==> flow/design.v (excerpt) <==
module minimax(
   opt, move,
   grid, column_counts, player, sw, clk
);
input [83:0] grid;
input [20:0] column_counts;
input player;
input sw;
input clk;
output [6:0] opt;
output move;
reg [83:0] grid_copy;
reg [83:0] grid_copy_2;
reg aimoved;
reg opponentmoved;
reg [6:0] ai;
reg [6:0] opponent;
reg [2:0] index;
reg move_r;
assign move = move_r;
reg initial_score;
reg [6:0] count;  
reg [2:0] column;
reg [6:0] opt_r;
assign opt = opt_r;
wire [8:0] optscore;
reg [8:0] optscore_r;
assign optscore = optscore_r;
wire [8:0] score;
wire [8:0] curscore;
reg [8:0] curscore_r;
assign curscore = curscore_r;
score score_(
   .score (score),
   .grid (grid_copy_2), .ai (ai), .opponent (opponent), .clk (clk)
    );
always @(posedge clk)
begin
  if (player == 0 || !sw)
  begin
    count = 0;
    move_r = 0;
    optscore_r = 0;
    opt_r = 1;
	 curscore_r = 0;
  end
  else if (count == 105)
  begin
    if(curscore >= optscore && aimoved)
    begin
      opt_r = ai;
      optscore_r = curscore_r;
    end
    move_r = 1;
    count = (count + 1) % 128;
  end
  else if (count > 105)
  begin
    move_r = 0;
  end
  else if (count % 15 == 0)
  begin
    if(count == 0)
    begin
      optscore_r = 0;
    end
    else if(curscore >= optscore && aimoved)
    begin
  ...
Size: ~4,600 cells after synthesis, ~220 flip-flops, ~120 I/O pins.
clock: 9.33 ns
lec_check: 0
abc_area: 1
cap_margin: 20
cell_pad_in_sites_detail_placement: 1
cell_pad_in_sites_global_placement: 3
core_aspect_ratio: 1.13
core_margin: 2
core_utilization: 15
cts_cluster_diameter: 136
gpl_timing_driven: 1
place_density_lb_addon: 0.14
setup_slack_margin: 0.12
slew_margin: 25
run.sh (not shown) runs the stock make flow with config.mk's settings and CLKGATE_MAP_FILE=.
The baseline reached the layout checks and failed them: setup timing.
Next try:
ABC_AREA = default   (was 1)
CELL_PAD_IN_SITES_DETAIL_PLACEMENT = default   (was 1)
CELL_PAD_IN_SITES_GLOBAL_PLACEMENT = default   (was 3)
CORE_ASPECT_RATIO = default   (was 1.13)
CORE_UTILIZATION = 69   (was 15)
CTS_CLUSTER_DIAMETER = default   (was 136)
CTS_CLUSTER_SIZE = 98   (was default)
GPL_TIMING_DRIVEN = default   (was 1)
PLACE_DENSITY_LB_ADDON = default   (was 0.14)
SETUP_SLACK_MARGIN = default   (was 0.12)
SLEW_MARGIN = 20   (was 25)
clock period = 7.33 ns   (was 9.33 ns; I/O delays follow)
This time the run did not get past clock tree synthesis (4_1_cts) (DPL-0038); synthesized area went up by 4.5%; synthesized cell count fell by 23%; die area is lower by 77%.
Next try:
CORE_UTILIZATION = 58   (was 69)
CTS_CLUSTER_SIZE = default   (was 98)
SETUP_SLACK_MARGIN = -0.75   (was default)
clock period = 8.63 ns   (was 7.33 ns; I/O delays follow)
Now the flow finished but fails on capacitance limit, slew limit, setup timing.
Die area is higher by about 19%.
Synthesized area does not change.
Synthesized cell count does not change.
Next try:
SETUP_SLACK_MARGIN = 1.38   (was -0.75)
TNS_END_PERCENT = 5   (was default)
clock period = 6.0 ns   (was 8.63 ns; I/O delays follow)
The new run aborted during global routing (5_1_grt) on ODB-0269.
Synthesized area stays the same.
Die size stays the same.
Synthesized cell count does not change.
Next try:
CORE_UTILIZATION = 40   (was 58)
SETUP_SLACK_MARGIN = default   (was 1.38)
TNS_END_PERCENT = default   (was 5)
clock period = 10.7 ns   (was 6.0 ns; I/O delays follow)
What happened:
- This time the run went through all stages and came out clean
- die size increases by well over a third
- synthesized area is unchanged
- synthesized cell count is unchanged
Next try:
CORE_UTILIZATION = 51   (was 40)
CTS_CLUSTER_SIZE = 62   (was default)
clock period = 8.56 ns   (was 10.7 ns; I/O delays follow)
This time the run completed, yet does not pass: setup timing; sequential power climbs by a quarter to a third; design area climbs by about a fifth; worst hold slack is better by 0.0032 ns.

---

Starting RTL as in the previous note.
==> flow/design.v (excerpt) <==
module minimax(
   opt, move,
   grid, column_counts, player, sw, clk
);
export LEC_CHECK = 0
export ABC_AREA = 1
export CAP_MARGIN = 20
export CELL_PAD_IN_SITES_DETAIL_PLACEMENT = 1
export CELL_PAD_IN_SITES_GLOBAL_PLACEMENT = 1
export CORE_ASPECT_RATIO = 1.13
export CORE_MARGIN = 2
export CORE_UTILIZATION = 15
export CTS_CLUSTER_DIAMETER = 136
export GPL_TIMING_DRIVEN = 0
export PLACE_DENSITY_LB_ADDON = 0.14
export SETUP_SLACK_MARGIN = 2.27
export SLEW_MARGIN = 25
create_clock -name core_clock -period 9.33 [get_ports {clk}]
The first run finished but failed the layout checks on negative setup slack.
Edit:
- ABC_AREA: 1 -> default
- CELL_PAD_IN_SITES_DETAIL_PLACEMENT: 1 -> default
- CELL_PAD_IN_SITES_GLOBAL_PLACEMENT: 1 -> default
- CORE_ASPECT_RATIO: 1.13 -> default
- CORE_UTILIZATION: 15 -> 40
- CTS_CLUSTER_DIAMETER: 136 -> default
- GPL_TIMING_DRIVEN: 0 -> default
- PLACE_DENSITY_LB_ADDON: 0.14 -> default
- SETUP_SLACK_MARGIN: 2.27 -> default
- SLEW_MARGIN: 25 -> 20
- clock period: 9.33 -> 14.1 ns (I/O delays scaled with it)
After rerunning: The changed run passed the timing, design-rule and antenna checks. Clock-buffer cell count went down by 7. Total power went down by 66%. Sequential share of layout area went up by 4.3 points. Final area went down by 22%. Global-route usage went up by 11 points. Setup slack is better by 2000 ps. Routed wire length went down by 34%.
Edit:
- CORE_UTILIZATION: 40 -> 19
- clock period: 14.1 -> 17.2 ns (I/O delays scaled with it)
=> The changed run completed without violations; final area is higher by 4.0%; cell count increases by about 24%; area after synthesis is unchanged; setup slack gets better by 1300 ps; sequential cell count stays the same; register-to-register slack is better by 1300 ps; via count is higher by 1.2%; non-clock buffer count came out lower by 14; total power is lower by about 16%; global-route usage went down by 14 points.
Edit:
- CORE_UTILIZATION: 19 -> 58
- CTS_CLUSTER_SIZE: default -> 62
- clock period: 17.2 -> 8.56 ns (I/O delays scaled with it)
The new run died in global routing (5_1_grt).
Die size is lower by 67%.
Synthesized area does not change.
Synthesized cell count does not change.
Edit:
- CTS_CLUSTER_SIZE: 62 -> default
- SETUP_SLACK_MARGIN: default -> -0.59
- clock period: 8.56 -> 10.6 ns (I/O delays scaled with it)
After rerunning:
- With this change the flow completed, yet does not pass: negative setup slack
- area after synthesis stays the same
- die size stays the same
- synthesized cell count stays the same

---

job 7889:
minimax again, from the RTL that the note above started with.
// minimax
module minimax(
   opt, move,
   grid, column_counts, player, sw, clk
);
input [83:0] grid;
input [20:0] column_counts;
input player;
input sw;
input clk;
output [6:0] opt;
output move;
reg [83:0] grid_copy;
reg [83:0] grid_copy_2;
reg aimoved;
reg opponentmoved;
reg [6:0] ai;
reg [6:0] opponent;
reg [2:0] index;
reg move_r;
assign move = move_r;
reg initial_score;
reg [6:0] count;  
reg [2:0] column;
reg [6:0] opt_r;
assign opt = opt_r;
wire [8:0] optscore;
reg [8:0] optscore_r;
assign optscore = optscore_r;
wire [8:0] score;
wire [8:0] curscore;
reg [8:0] curscore_r;
assign curscore = curscore_r;
score score_(
   .score (score),
   .grid (grid_copy_2), .ai (ai), .opponent (opponent), .clk (clk)
    );
always @(posedge clk)
begin
  if (player == 0 || !sw)
  begin
    count = 0;
    move_r = 0;
    optscore_r = 0;
    opt_r = 1;
	 curscore_r = 0;
  end
  else if (count == 105)
  begin
    if(curscore >= optscore && aimoved)
    begin
      opt_r = ai;
      optscore_r = curscore_r;
    end
    move_r = 1;
    count = (count + 1) % 128;
  end
  else if (count > 105)
  begin
    move_r = 0;
  end
  else if (count % 15 == 0)
  begin
    if(count == 0)
    begin
      optscore_r = 0;
    end
    else if(curscore >= optscore && aimoved)
    begin
  ...
clock: 17.3 ns
lec_check: 0
abc_area: 1
cap_margin: 25
core_margin: 8
core_utilization: 36
hold_slack_margin: 0.12
max_routing_layer: met4
min_routing_layer: met1
place_density_lb_addon: 0.08
setup_slack_margin: 1.41
slew_margin: 20
Job 7889: all stages complete, timing, DRC and antenna checks passed
Input-level comparison between job 9703 and job 7889:
Settings: swapping 8 for 2 in CORE_MARGIN; clearing SETUP_SLACK_MARGIN, which used to be 1.41; clearing MIN_ROUTING_LAYER, which used to be met1; swapping 36 for 56 in CORE_UTILIZATION; clearing PLACE_DENSITY_LB_ADDON, which used to be 0.08; swapping 25 for 20 in CAP_MARGIN; clearing ABC_AREA, which used to be 1; clearing HOLD_SLACK_MARGIN, which used to be 0.12; clearing MAX_ROUTING_LAYER, which used to be met4; swapping 17.3 for 6.0 in the clock period (ns, I/O delays scaled along).
Results
As the logs show, job 9703 stopped at 5_1_grt after a tool error, so it never reached the end of the flow. Comparing synthesized cell count for job 7889 and job 9703, the bigger number came from job 7889. Job 9703: share of synthesized cell area in and, or, nand and nor gates is 14 points lower than what job 7889 reported. Setup slack after placement (job 9703 over job 7889): decrease, 8.98 ns. For the number of gates resized after cts, job 9703 came in 355 higher than job 7889 did. From job 7889 to job 9703 the numbers moved as follows: mean cell area of the mapped netlist climbed 35%; TritonCTS buffer count has decreased; die area decreased 38%; netlist area before placement rose by 4.5%. Placed wire-length estimate of job 9703 exceeds that of job 7889 by more than 10%. Post-synthesis chip area from yosys of job 9703 exceeds that of job 7889 by a few percent.
For job 5579, these inputs were changed with respect to job 9703:
Settings: an added TNS_END_PERCENT of 5; a change of CORE_UTILIZATION from 56 to 65; a change of the clock period (ns, I/O delays scaled along) from 6.0 to 7.53.
Seen in the log of job 5579: GRT-0116 during 5_1_grt, after which the run never completed. Delta (job 5579 minus job 9703): chip area from the yosys synthesis statistics level, die extent in x moved down, area of placed instances moved down, count of instantiated cells in the yosys netlist level. On die size: between job 5579 and job 9703, it ends up higher for job 9703. On number of buffers inserted during clock tree synthesis, job 5579 and job 9703 are neck and neck. Weighted congestion reported at the end of routability-driven placement, job 5579 and job 9703, lower one = job 9703.
--- input diff job 5579..job 8419 ---
Settings: a deleted TNS_END_PERCENT that had been 5; a change of the clock period (ns, I/O delays scaled along) from 7.53 to 10.7.
Notes after the runs:
- [compare] base=job 5579 new=job 8419: post-CTS setup buffer count has decreased, post-placement worst setup slack now sits higher.
- Count of instances resized after the clock tree is built of job 8419 falls short of that of job 5579 by more than half.
- No stage failed in job 8419, and the final checks on the layout all came back clean.
- Delta (job 8419 minus job 5579): share of the yosys chip area belonging to registers shows no meaningful change, count of placed standard cells including taps down 737.
Power is estimated from default activity; no workload was simulated.
